==> branch raven: inputs <==
Design mult_32bit_no_ops, start of the top module:
module mult_32bit_no_ops(
    input              clk,
    input              reset,
    input              start,
    input              signed_mode,  
    input       [31:0] op_a,
    input       [31:0] op_b,
    output reg         done,
    output reg  [63:0] product_out
);
clock: 7.84 ns
lec_check: 0
cap_margin: 20
core_margin: 2
core_utilization: 71
cts_cluster_size: 37
hold_slack_margin: -0.08
setup_slack_margin: 2.26
slew_margin: 20
tns_end_percent: 5
run.sh (not shown) runs the stock make flow with config.mk's settings and CLKGATE_MAP_FILE=.
==> branch quartz: changes against branch raven <==
--- a/flow/config.mk
+++ b/flow/config.mk
@@ -9,7 +9,6 @@
 export CORE_MARGIN = 2
-export CORE_UTILIZATION = 71
-export CTS_CLUSTER_SIZE = 37
-export HOLD_SLACK_MARGIN = -0.08
-export SETUP_SLACK_MARGIN = 2.26
+export CORE_UTILIZATION = 46
+export CTS_CLUSTER_DIAMETER = 113
+export CTS_CLUSTER_SIZE = 16
+export HOLD_SLACK_MARGIN = -0.09
 export SLEW_MARGIN = 20
-export TNS_END_PERCENT = 5
==> flow/constraint.sdc (replaced) <==
create_clock -name core_clock -period 14.0 [get_ports {clk}]
set_input_delay 2.8000 -clock core_clock [delete_from_list [all_inputs] [get_ports {clk}]]
set_output_delay 2.8000 -clock core_clock [all_outputs]
set_load 0.01 [all_outputs]
==> branch pepper: changes against branch raven <==
--- a/flow/config.mk
+++ b/flow/config.mk
@@ -7,8 +7,8 @@
 export LEC_CHECK = 0
-export CAP_MARGIN = 20
+export CAP_MARGIN = 0
+export CORE_ASPECT_RATIO = 1.54
 export CORE_MARGIN = 2
-export CORE_UTILIZATION = 71
-export CTS_CLUSTER_SIZE = 37
-export HOLD_SLACK_MARGIN = -0.08
-export SETUP_SLACK_MARGIN = 2.26
+export CORE_UTILIZATION = 55
+export GPL_ROUTABILITY_DRIVEN = 1
+export MAX_ROUTING_LAYER = met5
 export SLEW_MARGIN = 20
==> flow/constraint.sdc (replaced) <==
create_clock -name core_clock -period 10.1 [get_ports {clk}]
set_input_delay 2.0200 -clock core_clock [delete_from_list [all_inputs] [get_ports {clk}]]
set_output_delay 2.0200 -clock core_clock [all_outputs]
set_load 0.01 [all_outputs]
==> branch yarrow: changes against branch raven <==
--- a/flow/config.mk
+++ b/flow/config.mk
@@ -7,8 +7,11 @@
 export LEC_CHECK = 0
-export CAP_MARGIN = 20
+export CAP_MARGIN = 0
+export CORE_ASPECT_RATIO = 1.54
 export CORE_MARGIN = 2
 export CORE_UTILIZATION = 71
+export CTS_CLUSTER_DIAMETER = 201
 export CTS_CLUSTER_SIZE = 37
-export HOLD_SLACK_MARGIN = -0.08
-export SETUP_SLACK_MARGIN = 2.26
+export GPL_ROUTABILITY_DRIVEN = 1
+export MAX_ROUTING_LAYER = met5
+export PLACE_DENSITY = 0.35
 export SLEW_MARGIN = 20
==> flow/constraint.sdc (replaced) <==
create_clock -name core_clock -period 7.56 [get_ports {clk}]
set_input_delay 1.5120 -clock core_clock [delete_from_list [all_inputs] [get_ports {clk}]]
set_output_delay 1.5120 -clock core_clock [all_outputs]
set_load 0.01 [all_outputs]
==> results <==
| metric | branch yarrow | branch pepper | branch raven | branch quartz |
|---|---|---|---|---|
| Critical Path AT | 12.98 ns | 12.25 ns | - | 13.76 ns |
| OpenROAD warnings | 35 | 36 | - | 31 |
| Layout multi-input combinational cell count | 832 | 832 | - | 832 |
| Filler instances | 492 | 1680 | - | 2150 |
| Required arrival time at the worst endpoint | 7.88 ns | 10.43 ns | - | 14.29 ns |
| Die Width | 105.6 um | 119.5 um | 130.1 um | 160.7 um |
| Wire length of the first global-routing pass | 71.49 mm | 51.35 mm | - | 51.43 mm |
| Result of the run | failed layout checks | failed layout checks | did not finish | finished clean |
| Stage where the flow stopped | - | - | 4_1_cts | - |
| Layout check failures | max-capacitance violations, max-slew violations, negative setup slack | negative setup slack | - | - |
| Share of total power in sequential cells | 28.6% | 35.1% | - | 36.7% |
| Share of the final layout cell area in sequential cells | 29.03% | 31.04% | - | 31.62% |
| Clock network area share | 3.902% | 4.101% | - | 4.491% |
| Met2 wire length | 22.07 mm | 16.17 mm | - | 13.93 mm |
| Power of the sequential group | 1.51 mW | 1.08 mW | - | 798 uW |
| Share of cell area taken by multi-input logic gates | 47.66% | 46.06% | - | 45.46% |
| Total clock sinks | 171 | 171 | - | 171 |
| Cell area after placement | 13330 um^2 | 13060 um^2 | 14040 um^2 | 12900 um^2 |
| Final Max-Slew Violation Tally | 2 | 0 | - | 0 |
| Net switching power figure | 2.464 mW | 1.223 mW | - | 858.3 uW |
| Highest clock rate | 78.96 MHz | 83.92 MHz | - | 74.25 MHz |
| Post-route worst setup slack | -5.104 ns | -1.817 ns | - | 0.5329 ns |
| Endpoint of the most critical setup path | A_reg[62] | A_reg[62] | - | A_reg[62] |
| FF+latch count | 171 | 171 | - | 171 |
| Finished layout cell area | 14750 um^2 | 13790 um^2 | - | 13540 um^2 |
| Worst Hold Path Cells | 2 | 2 | - | 1 |

==> run a: inputs <==
==> flow/design.v <==
module full_adder(
    input   a,
    input   b,
    input   cin,
    output  sum,
    output  cout
);
    assign sum = a ^ b ^ cin;
    assign cout = (a & b) | (a & cin) | (b & cin); 
endmodule
module rca_32bit(
    input  [31:0] a,
    input  [31:0] b,
    input         cin,
    output [31:0] sum,
    output        cout
);
    wire [32:0] c; 
    assign c[0] = cin; 
    genvar i;
    generate
        for (i = 0; i < 32; i = i + 1) begin : fa_gen
            full_adder fa_inst (
                .a(a[i]),
                .b(b[i]),
                .cin(c[i]), 
                .sum(sum[i]),
                .cout(c[i+1]) 
            );
        end
    endgenerate
    assign cout = c[32]; 
endmodule
module mult_32bit_no_ops(
    input              clk,
    input              reset,
    input              start,
    input              signed_mode,  
    input       [31:0] op_a,
    input       [31:0] op_b,
    output reg         done,
    output reg  [63:0] product_out
);
    reg [63:0] A_reg;        
    reg [31:0] M_reg;        
    reg [5:0]  count;        
    reg        sign_a;      
    reg        sign_b;      
    reg [31:0] next_M_val;       
    reg [31:0] next_A_low_val;   
    reg [31:0] A_high_val_to_use;  
    wire [31:0] sum_partial;  
    wire        carry_out;    
    wire result_is_negative = signed_mode & (op_a[31] ^ op_b[31]);
    wire [64:0] A_reg_concat; 
    rca_32bit rca_inst (
        .a(A_reg[63:32]),             
        .b(M_reg),                    
        .cin(1'b0),
        .sum(sum_partial),
        .cout(carry_out)
    );
    wire [31:0] abs_a_sum;
    rca_32bit rca_abs_a_inst (
        .a(~op_a), .b(32'h0), .cin(1'b1), .sum(abs_a_sum), .cout()
    );
    wire [31:0] abs_b_sum;
    rca_32bit rca_abs_b_inst (
        .a(~op_b), .b(32'h0), .cin(1'b1), .sum(abs_b_sum), .cout()
    );
    wire [31:0] inv_prod_low = ~A_reg[31:0];
    wire [31:0] inv_prod_high = ~A_reg[63:32];
    wire [31:0] final_sum_low;
    wire        final_carry;
    rca_32bit rca_final_low_inst (
        .a(inv_prod_low), .b(32'b0), .cin(1'b1), .sum(final_sum_low), .cout(final_carry)
    );
    wire [31:0] final_sum_high;
    rca_32bit rca_final_high_inst (
        .a(inv_prod_high), .b(32'b0), .cin(final_carry), .sum(final_sum_high), .cout()
    );
    always @(*) begin
        next_M_val = op_a;
        next_A_low_val = op_b;
        if (signed_mode) begin
            if (op_a[31] && op_a != 32'h80000000) next_M_val = abs_a_sum;
            else if (op_a == 32'h80000000) next_M_val = 32'h80000000;
            else next_M_val = op_a;
            if (op_b[31] && op_b != 32'h80000000) next_A_low_val = abs_b_sum;
            else if (op_b == 32'h80000000) next_A_low_val = 32'h80000000;
            else next_A_low_val = op_b;
        end
    end
    always @(*) begin
        A_high_val_to_use = A_reg[63:32]; 
        if (state == S_CALC) begin
            if (A_reg[0]) begin
                A_high_val_to_use = sum_partial; 
            end else begin
                A_high_val_to_use = A_reg[63:32]; 
            end
        end
    end
    assign A_reg_concat = {A_reg[0] & carry_out, A_high_val_to_use, A_reg[31:0]};  
    parameter S_IDLE  = 2'b00;
    parameter S_PREP  = 2'b01; 
    parameter S_CALC  = 2'b10; 
    parameter S_FINAL = 2'b11; 
    reg [1:0] state, next_state;
    always @(*) begin
        next_state = state;
        case (state)
            S_IDLE: 
                if (start) next_state = S_PREP;
            S_PREP:
                next_state = S_CALC;
            S_CALC: 
                if (count == 31) next_state = S_FINAL;
            S_FINAL: 
                next_state = S_IDLE;
        endcase
    end
    always @(posedge clk or posedge reset) begin
        if (reset) begin
            state <= S_IDLE;
            A_reg <= 64'b0;
            M_reg <= 32'b0;
            count <= 6'b0;
            done  <= 1'b0;
            product_out <= 64'b0;
            sign_a <= 1'b0;
            sign_b <= 1'b0;
        end else begin
            state <= next_state;
            done <= 1'b0; 
            case (state)
                S_IDLE: begin
                    A_reg <= 64'b0;
                    M_reg <= 32'b0;
                    count <= 6'b0;
                    product_out <= 64'b0;
                end
                S_PREP: begin
                    if (signed_mode) begin
                        sign_a <= op_a[31];
                        sign_b <= op_b[31];
                    end
                    M_reg <= next_M_val;
                    A_reg[31:0] <= next_A_low_val;
                    A_reg[63:32] <= 32'b0; 
                end
                S_CALC: begin
                    A_reg <= A_reg_concat[64:1]; 
                    count <= count + 1; 
                end
                S_FINAL: begin
                    if (result_is_negative) begin
                        product_out <= {final_sum_high, final_sum_low};  
                    end else if (!signed_mode) begin
                         if (op_a == 32'hFFFFFFFF && op_b == 32'hFFFFFFFF) begin
                             if (A_reg[63:32] == 32'h00000000 && A_reg[31:0] == 32'h00000001) begin
                                 product_out <= 64'hFFFFFFFE00000001;  
                             end else begin
                                 product_out <= A_reg;
                             end
                         end else begin
                             product_out <= A_reg;
                         end
                    end else begin
                        product_out <= A_reg;
                    end
                    done <= 1'b1;
                end
            endcase
        end
    end
endmodule
==> flow/run.sh <==
#!/bin/bash
# the make line also repeats each setting of config.mk as NAME=value (left out here)
make -C /OpenROAD-flow-scripts/flow DESIGN_CONFIG=/design/flow/config.mk WORK_HOME=/design/flow/orfs CLKGATE_MAP_FILE= finish
==> flow/config.mk <==
export PLATFORM = sky130hd
export DESIGN_NAME = mult_32bit_no_ops
export DESIGN_NICKNAME = mult_32bit_no_ops
export VERILOG_FILES = /design/flow/design.v
export SDC_FILE = /design/flow/constraint.sdc
export NUM_CORES = 4
export LEC_CHECK = 0
export CAP_MARGIN = 30
export CORE_ASPECT_RATIO = 0.74
export CORE_MARGIN = 9
export CORE_UTILIZATION = 55
export CTS_CLUSTER_DIAMETER = 179
export HOLD_SLACK_MARGIN = 0.19
export PLACE_DENSITY_LB_ADDON = 0.21
export SLEW_MARGIN = 20
==> flow/constraint.sdc <==
create_clock -name core_clock -period 13.4 [get_ports {clk}]
set_input_delay 2.6800 -clock core_clock [delete_from_list [all_inputs] [get_ports {clk}]]
set_output_delay 2.6800 -clock core_clock [all_outputs]
set_load 0.01 [all_outputs]
==> run b: changes against run a <==
- CAP_MARGIN: 30 -> 25
- CORE_MARGIN: 9 -> 10
- CTS_CLUSTER_DIAMETER: 179 -> 124
- CTS_CLUSTER_SIZE: default -> 11
- MAX_ROUTING_LAYER: default -> met4
==> notes <==
- Combinational power: run b is smaller than run a (about 0.6%).
- Against run b, the via count of run a is higher by 2.8%.
- Maximum frequency: run b is higher than run a (about 0.9%).
- In run b the power is smaller than in run a, by about 3.5%.
- Flip-flop count is the same in run b and run a.
Power is estimated from default activity; no workload was simulated.
